==> flow/design.v <==
module values (
    input logic       clk,
    input logic       rst_n,       
    input logic       newframe,   
    input logic [5:0] pixel,       
    input logic [63:0] seed,       
    output logic [7:0] read_data,
    output logic [63:0] debug_grid  
);
    logic [63:0] current_state;
    logic [63:0] next_state;
    logic [31:0] frame_counter;    
    logic update_frame;            
    always_ff @(posedge clk) begin
        if (!rst_n) begin
            current_state <= seed;   
        end else if (newframe) begin
            current_state <= next_state;
        end
    end
    assign debug_grid = current_state;
always_comb begin 
    integer x_offset, y_offset;
    logic [5:0] neighbor_count[64];
    next_state = 64'b0;
    if (newframe) begin
        int neighbor_counter;
        logic [2:0] row;
        logic [2:0] col;
        logic is_alive;
        logic becomes_alive;
        for (int i = 0; i < 64; i++) begin
            neighbor_counter = 0;
            row = i / 8;  
            col = i % 8;   
            for (x_offset = -1; x_offset <= 1; x_offset = x_offset + 1) begin
                for (y_offset = -1; y_offset <= 1; y_offset = y_offset + 1) begin
                    if (!(x_offset == 0 && y_offset == 0)) begin
                        logic [5:0] neighbor_index;
                        logic [2:0] new_row, new_col;
                        if ((row + x_offset >= 0) && (row + x_offset < 8) &&
                            (col + y_offset >= 0) && (col + y_offset < 8)) begin
                            new_row = row + x_offset;
                            new_col = col + y_offset;
                            neighbor_index = new_row * 8 + new_col;
                            if (current_state[neighbor_index]) begin
                                neighbor_counter = neighbor_counter + 1;
                            end
                        end
                        else begin
                            neighbor_index =0;
                            new_row = 0;
                            new_col = 0;
                        end
                    end
                end
            end
            is_alive = current_state[i];
            becomes_alive = (is_alive && (neighbor_counter == 2 || neighbor_counter == 3)) ||
                (!is_alive && (neighbor_counter == 3));
            next_state[i] = becomes_alive;
        end
    end
    else begin
        next_state = current_state;  
        x_offset = 0;
        y_offset = 0;
    end
end
always_comb begin
    if (current_state[pixel]) begin
        read_data = 8'hFF;  
    end else begin
        read_data = 8'h00;  
    end
end
endmodule
module ws2812b(
    input logic clk, 
    input logic rst_n,
    input logic serial_in, 
    input logic transmit, 
    output logic ws2812b_out, 
    output logic shift
);
    localparam IDLE = 1'b0;  
    localparam TRANSMITTING = 1'b1;
    localparam T0_CYCLE_COUNT = 4'd5;
    localparam T1_CYCLE_COUNT = 4'd10;
    localparam MAX_CYCLE_COUNT = 4'd15;
    logic state;
    logic [3:0] cycle_count;
    logic bit_being_sent;
    always_ff @(posedge clk) begin
        if (!rst_n) begin
            state <= IDLE;
            cycle_count <= 4'd0;
            bit_being_sent <= 1'b0;
        end else
        unique case (state)
            IDLE:
                if (transmit == 1'b1) begin
                    state <= TRANSMITTING;  
                    cycle_count <= 4'd0;  
                    bit_being_sent <= serial_in;
                end
            TRANSMITTING:  
                if (transmit == 1'b0) begin
                    state <= IDLE;  
                end
                else if (cycle_count == MAX_CYCLE_COUNT - 1) begin  
                    cycle_count <= 4'd0;
                    bit_being_sent <= serial_in;
                end
                else begin
                    cycle_count <= cycle_count + 1;
                end
        endcase
    end
    always_comb begin
        if (state == TRANSMITTING)
            if (bit_being_sent == 1'b0)  
                ws2812b_out = (cycle_count < T0_CYCLE_COUNT);  
            else
                ws2812b_out = (cycle_count < T1_CYCLE_COUNT);  
        else
            ws2812b_out = 1'b0;  
    end
    assign shift = (state == TRANSMITTING) && (cycle_count == 4'd0);  
endmodule
module controller (
    input logic clk, 
    input logic rst_n,
    output logic load_sreg, 
    output logic transmit_pixel, 
    output logic [5:0] pixel, 
    output logic newframe
);
    localparam TRANSMIT_FRAME       = 1'b0;
    localparam IDLE                 = 1'b1;
    localparam [2:0] READ_CH_VALS   = 3'b001;
    localparam [2:0] LOAD_SREG      = 3'b010;
    localparam [2:0] TRANSMIT_PIXEL = 3'b100;
    localparam [8:0] TRANSMIT_CYCLES    = 9'd360;        
    localparam [19:0] IDLE_CYCLES       = 20'd3600;      
    logic state;
    logic next_state;
    logic [2:0] transmit_phase;
    logic [2:0] next_transmit_phase;
    logic [5:0] pixel_counter;
    logic [5:0] frame_counter;  
    logic [8:0] transmit_counter;
    logic [19:0] idle_counter;
    logic transmit_pixel_done;
    logic idle_done;
    assign transmit_pixel_done = (transmit_counter == TRANSMIT_CYCLES - 1);
    assign idle_done = (idle_counter == IDLE_CYCLES - 1);
    always_ff @(posedge clk) begin
        if (!rst_n) begin
            state <= TRANSMIT_FRAME;
            transmit_phase <= READ_CH_VALS;
        end else begin
            state <= next_state;
            transmit_phase <= next_transmit_phase;
        end
    end
    always_comb begin
        next_state = 1'bx;
        unique case (state)
            TRANSMIT_FRAME:
                if ((pixel_counter == 6'd0) && (transmit_pixel_done))
                    next_state = IDLE;
                else
                    next_state = TRANSMIT_FRAME;
            IDLE:
                if (idle_done)
                    next_state = TRANSMIT_FRAME;
                else
                    next_state = IDLE;
        endcase
    end
    always_comb begin
        next_transmit_phase = READ_CH_VALS;
        if (state == TRANSMIT_FRAME) begin
            case (transmit_phase)
                READ_CH_VALS:
                    next_transmit_phase = LOAD_SREG;
                LOAD_SREG:
                    next_transmit_phase = TRANSMIT_PIXEL;
                TRANSMIT_PIXEL:
                    next_transmit_phase = transmit_pixel_done ? READ_CH_VALS : TRANSMIT_PIXEL;
            endcase
        end
    end
    always_ff @(posedge clk) begin
        if (!rst_n) begin
            pixel_counter <= 6'd63;
        end else if ((state == TRANSMIT_FRAME) && transmit_pixel_done) begin
            pixel_counter <= pixel_counter - 1;
        end
    end
    always_ff @(posedge clk) begin
        if (!rst_n) begin
            newframe <= 1'b0;
            frame_counter <= 6'd0;
        end else if (idle_done) begin
            if (frame_counter == 6'd1) begin
                newframe <= 1'b1;
                frame_counter <= 6'd0;
            end else begin
                newframe <= 1'b0;
                frame_counter <= frame_counter + 6'd1;
            end
        end else begin
            newframe <= 1'b0;
        end
    end
    always_ff @(posedge clk) begin
        if (!rst_n) begin
            transmit_counter <= 9'd0;
        end else if (transmit_phase == TRANSMIT_PIXEL) begin
            transmit_counter <= transmit_counter + 1;
        end
        else begin
            transmit_counter <= 9'd0;
        end
    end
    always_ff @(posedge clk) begin
        if (!rst_n) begin
            idle_counter <= 20'd0;
        end else if (state == IDLE) begin
            idle_counter <= idle_counter + 1;
        end
        else begin
            idle_counter <= 20'd0;
        end
    end
    assign pixel = pixel_counter;
    assign load_sreg = (transmit_phase == LOAD_SREG);
    assign transmit_pixel = (transmit_phase == TRANSMIT_PIXEL);
endmodule
module top(
    input logic     clk, 
    input logic     SW, 
    input logic     BOOT, 
    input logic [63:0] seed,
    output logic    _48b, 
    output logic    _45a
);
    logic [7:0] read_data;
    logic [5:0] pixel;
    logic newframe; 
    logic [23:0] shift_reg;  
    logic load_sreg;
    logic transmit_pixel;
    logic shift; 
    logic ws2812b_out;
    logic [63:0] pixel_control;
    logic [63:0] next_pixel_control;  
    logic [5:0] pixel_index;  
    logic [1:0] flipper;  
    values u1 (
        .clk         (clk), 
        .rst_n       (SW),  
        .newframe    (newframe), 
        .pixel        (pixel),
        .seed        (seed),
        .read_data     (read_data),
        .debug_grid  ()
    );
    ws2812b u4 (  
        .clk            (clk), 
        .rst_n          (SW),
        .serial_in      (shift_reg[23]),  
        .transmit       (transmit_pixel),  
        .ws2812b_out    (ws2812b_out), 
        .shift          (shift)
    );
    controller u5 (
        .clk            (clk), 
        .rst_n          (SW),
        .load_sreg      (load_sreg), 
        .transmit_pixel (transmit_pixel), 
        .pixel          (pixel),  
        .newframe          (newframe)  
    );
    always_ff @(posedge clk) begin
        if (!SW) begin
            flipper = 2'b00;
            shift_reg <= 24'd0;
        end else begin
        if(newframe) begin
            flipper = flipper + 1;
            if (flipper == 2'b11) begin
                flipper = 2'b00;
            end
        end
        if (load_sreg) begin  
            unique case (flipper)
                2'b00:
                    shift_reg <= { read_data, 16'd0 };
                2'b01:
                    shift_reg <= { 8'd0, read_data, 8'd0 };
                2'b10:
                    shift_reg <= { 16'd0, read_data };
                2'b11:  
                    shift_reg <= { 16'd0, read_data };
            endcase
        end
        else if (shift) begin
            shift_reg <= { shift_reg[22:0], 1'b0 }; 
        end
        end
    end
    assign _48b = ws2812b_out;  
    assign _45a = ~ws2812b_out;  
endmodule
clock: 4.96 ns
lec_check: 0
cap_margin: 20
core_margin: 2
core_utilization: 72
cts_cluster_diameter: 28
max_routing_layer: met4
place_density_lb_addon: 0.07
setup_slack_margin: 1.26
slew_margin: 20
run.sh (not shown) runs the stock make flow with config.mk's settings and CLKGATE_MAP_FILE=.
The starting point stopped in global routing (5_1_grt), error GRT-0232.
Next try:
--- a/flow/config.mk
+++ b/flow/config.mk
@@ -7,0 +8 @@
+export ABC_AREA = 1
@@ -11,4 +12,2 @@
-export CTS_CLUSTER_DIAMETER = 28
-export MAX_ROUTING_LAYER = met4
-export PLACE_DENSITY_LB_ADDON = 0.07
-export SETUP_SLACK_MARGIN = 1.26
+export CTS_CLUSTER_DIAMETER = 393
+export CTS_CLUSTER_SIZE = 98
==> flow/constraint.sdc (replaced) <==
create_clock -name core_clock -period 4.98 [get_ports {clk}]
set_input_delay 0.9960 -clock core_clock [delete_from_list [all_inputs] [get_ports {clk}]]
set_output_delay 0.9960 -clock core_clock [all_outputs]
set_load 0.01 [all_outputs]
=>
- Now the flow ran to the end with no violations
- die size goes up by 11%
- synthesized cell count grows by about 60%
- synthesized area climbs by 11%
Next try:
--- a/flow/config.mk
+++ b/flow/config.mk
@@ -8 +7,0 @@
-export ABC_AREA = 1
@@ -11,3 +10,2 @@
-export CORE_UTILIZATION = 72
-export CTS_CLUSTER_DIAMETER = 393
-export CTS_CLUSTER_SIZE = 98
+export CORE_UTILIZATION = 61
+export SETUP_SLACK_MARGIN = 1.86
==> flow/constraint.sdc (replaced) <==
create_clock -name core_clock -period 7.0 [get_ports {clk}]
set_input_delay 1.4000 -clock core_clock [delete_from_list [all_inputs] [get_ports {clk}]]
set_output_delay 1.4000 -clock core_clock [all_outputs]
set_load 0.01 [all_outputs]
Non-clock buffer count drops by 4; worst setup slack improves by 1600 ps; global-route usage went down by 5.8 points.
Next try:
--- a/flow/config.mk
+++ b/flow/config.mk
@@ -10,2 +10,5 @@
-export CORE_UTILIZATION = 61
-export SETUP_SLACK_MARGIN = 1.86
+export CORE_UTILIZATION = 72
+export CTS_CLUSTER_DIAMETER = 283
+export CTS_CLUSTER_SIZE = 37
+export PLACE_DENSITY_LB_ADDON = 0.07
+export SETUP_SLACK_MARGIN = 1.24
==> flow/constraint.sdc (replaced) <==
create_clock -name core_clock -period 4.96 [get_ports {clk}]
set_input_delay 0.9920 -clock core_clock [delete_from_list [all_inputs] [get_ports {clk}]]
set_output_delay 0.9920 -clock core_clock [all_outputs]
set_load 0.01 [all_outputs]
Effect: The changed run aborted during global routing (5_1_grt); synthesized cell count stays the same; area after synthesis does not change; die area shrinks by about a fifth.


RTL: the design.v shown in full above, as it stands there.
make LEC_CHECK=0 CAP_MARGIN=15 CELL_PAD_IN_SITES_DETAIL_PLACEMENT=0 CORE_ASPECT_RATIO=0.92 CORE_MARGIN=2 CORE_UTILIZATION=70 CTS_CLUSTER_SIZE=29 GPL_TIMING_DRIVEN=1 HOLD_SLACK_MARGIN=-0.08 MIN_ROUTING_LAYER=met1 SETUP_SLACK_MARGIN=-0.39 SLEW_MARGIN=35 TNS_END_PERCENT=5 finish   # period 3.8 ns
The starting point produced a layout that fails on max-capacitance violations, max-slew violations, negative setup slack.
Then changed:
- CAP_MARGIN: 15 -> 20
- CORE_ASPECT_RATIO: 0.92 -> 1.56
- CORE_UTILIZATION: 70 -> 55
- HOLD_SLACK_MARGIN: -0.08 -> default
- SETUP_SLACK_MARGIN: -0.39 -> 0.98
- SLEW_MARGIN: 35 -> 0
- TNS_END_PERCENT: 5 -> default
- clock period: 3.8 -> 5.24 ns (I/O delays scaled with it)
=> The new run completed without violations; final area climbs by 2.8%; routed wire length drops by 27%; worst setup slack improves by 2200 ps; core utilization drops by 18 points; clock skew climbs by 6.6 ps; sequential share of layout area drops by 0.28 points; die area climbs by 27%; maximum frequency climbs by 16%.
Then changed:
- CORE_UTILIZATION: 55 -> 72
- PLACE_DENSITY: default -> 0.67
- SETUP_SLACK_MARGIN: 0.98 -> default
- clock period: 5.24 -> 7.4 ns (I/O delays scaled with it)
- The new run completed without violations
- global-route usage grows by 5.0 points
- first-iteration DRC count went up by about 20%
- clock skew falls by 13 ps
- routed wire length falls by about 17%
- area after synthesis does not change
- via count came out lower by 6.9%
- worst setup slack improved by 720 ps
- critical path depth rose by 3
- design area falls by about 22%
Then changed:
- CORE_UTILIZATION: 72 -> 69
- PLACE_DENSITY: 0.67 -> default
- PLACE_DENSITY_LB_ADDON: default -> 0.25
- SETUP_SLACK_MARGIN: default -> 0.98
- SLEW_MARGIN: 0 -> 35
- clock period: 7.4 -> 5.24 ns (I/O delays scaled with it)
Effect:
- The new run died in 5_1_grt, error GRT-0232
- synthesized cell count does not change
- synthesized area stays the same
- die size came out higher by a few percent


RTL: the design.v shown in full above, as it stands there.
Settings: LEC_CHECK=0, CAP_MARGIN=20, CELL_PAD_IN_SITES_DETAIL_PLACEMENT=0, CORE_ASPECT_RATIO=0.89, CORE_MARGIN=2, CORE_UTILIZATION=63, CTS_CLUSTER_DIAMETER=205, CTS_CLUSTER_SIZE=29, GPL_TIMING_DRIVEN=1, HOLD_SLACK_MARGIN=-0.03, MIN_ROUTING_LAYER=met1, SETUP_SLACK_MARGIN=0.98, SLEW_MARGIN=35; clock period 4.96 ns.
Change:
- CELL_PAD_IN_SITES_DETAIL_PLACEMENT: 0 -> unset
- CORE_ASPECT_RATIO: 0.89 -> unset
- CORE_UTILIZATION: 63 -> 72
- CTS_CLUSTER_DIAMETER: 205 -> unset
- CTS_CLUSTER_SIZE: 29 -> unset
- GPL_TIMING_DRIVEN: 1 -> unset
- HOLD_SLACK_MARGIN: -0.03 -> unset
- MIN_ROUTING_LAYER: met1 -> unset
- PLACE_DENSITY_LB_ADDON: unset -> 0.07
- SETUP_SLACK_MARGIN: 0.98 -> unset
- SLEW_MARGIN: 35 -> 20
The changed run produced a clean layout.
Synthesized cell count stays the same.
Wire length falls by 32%.
Maximum frequency falls by 3.5%.
Die size falls by 12%.
Area after synthesis does not change.
Non-clock buffer count falls by 407.
Sequential share of layout area rises by 2.8 points.
Global-route usage falls by 1.4 points.
Worst setup slack got worse by 0.17 ns.
Change:
- CORE_UTILIZATION: 72 -> 40
- PLACE_DENSITY_LB_ADDON: 0.07 -> unset
- clock period: 4.96 -> 5.96 ns (I/O delays scaled with it)
After rerunning:
- clock-buffer cell count fell by 3
- worst setup slack improves by 0.69 ns
- worst hold slack loses 0.037 ns
- synthesized cell count is unchanged
- critical path depth is unchanged
- global-route usage is lower by 15 points
- routed wire length goes down by 2.6%
- design area barely changes
- via count came out lower by 7.1%


v35:
RTL: the design.v shown in full above, as it stands there.
export LEC_CHECK = 0
export CAP_MARGIN = 20
export CORE_MARGIN = 2
export CORE_UTILIZATION = 72
export CTS_CLUSTER_SIZE = 22
export MAX_ROUTING_LAYER = met4
export PLACE_DENSITY_LB_ADDON = 0.04
export SETUP_SLACK_MARGIN = 0.87
export SLEW_MARGIN = 20
create_clock -name core_clock -period 4.74 [get_ports {clk}]
The log for v35 ends in 5_1_grt with error DPL-0038, so the run never completed.
Here is what was changed in the inputs of v47 compared with v35.
- SETUP_SLACK_MARGIN removed (was 0.87)
- CTS_CLUSTER_SIZE removed (was 22)
- PLACE_DENSITY_LB_ADDON changed from 0.04 to 0.07
- ABC_AREA newly set to 1
- CTS_CLUSTER_DIAMETER newly set to 204
- MAX_ROUTING_LAYER removed (was met4)
- the clock period (ns, I/O delays scaled along) changed from 4.74 to 4.05
### Flow results
- Post-cts repair resize count (lower): v47
- Setup fix buffers added after clock tree synthesis came out lower on v47 than on v35.
- Overall die area up 4100 um2 in v47 wrt v35
- v47 has weighted congestion at the end of routability-driven global placement above what v35 had.
- Of v47 and v35, it is v47 that has the higher placed wire-length estimate.
- Area of the core of v47 exceeds that of v35 by more than 10%.
- Overall die width, v47 vs v35: up by a few percent
- Status(v47) = ERROR, stage = 5_1_grt
- Going from v35 to v47, the count of distinct cell types in the synthesized netlist was found to have gone down by 47%.
- Going from v35 to v47, net count after synthesis grew by more than half.
diff inputs: v47 => v43
- CTS_CLUSTER_SIZE newly set to 99
- CORE_UTILIZATION changed from 72 to 65
- PLACE_DENSITY_LB_ADDON removed (was 0.07)
- ABC_AREA removed (was 1)
- CTS_CLUSTER_DIAMETER changed from 204 to 350
- the clock period (ns, I/O delays scaled along) changed from 4.05 to 7.09
Notes after the runs:
- v43 | stages: all done | timing, DRC, antenna: all pass
- v43 vs v47: yosys-reported design area after synthesis down
- Looking at area fraction in and, or, nand and nor cells after synthesis, v43 sits 29 points below v47.
- Going from v47 to v43, area of the core region shrank slightly.
- Compared with v47, in v43 standard cell area after detailed placement fell about 16%; fraction of the yosys area taken by sequential cells up 1.3 points; overall die width held steady.
- For estimated wirelength of the detail-placed design, dividing the value from v43 by the value from v47 gives 0.79.
Setup changes, v43 to v16
- CORE_UTILIZATION changed from 65 to 51
- CTS_CLUSTER_DIAMETER removed (was 350)
- CTS_CLUSTER_SIZE removed (was 99)
- the clock period (ns, I/O delays scaled along) changed from 7.09 to 5.96
## What came out
- NOTE: final cycle utilization of the critical path in v16 exceeds that of v43
- Total number of nets in the final design: higher on v16
- For detailed-placement wirelength estimate, dividing the value from v16 by the value from v43 gives 1.06.
- v16 and v43 ended up with nearly the same sequential share of layout area.
- The higher data arrival time at the worst-slack endpoint of v16 and v43 is in v43.
- Diff v43 -> v16: hold slack -3.3 ps, number of diodes ~0 delta.
- Delta (v16 minus v43): final instance count without filler cells increased 171; detailed-route wire length increased 4.1%.
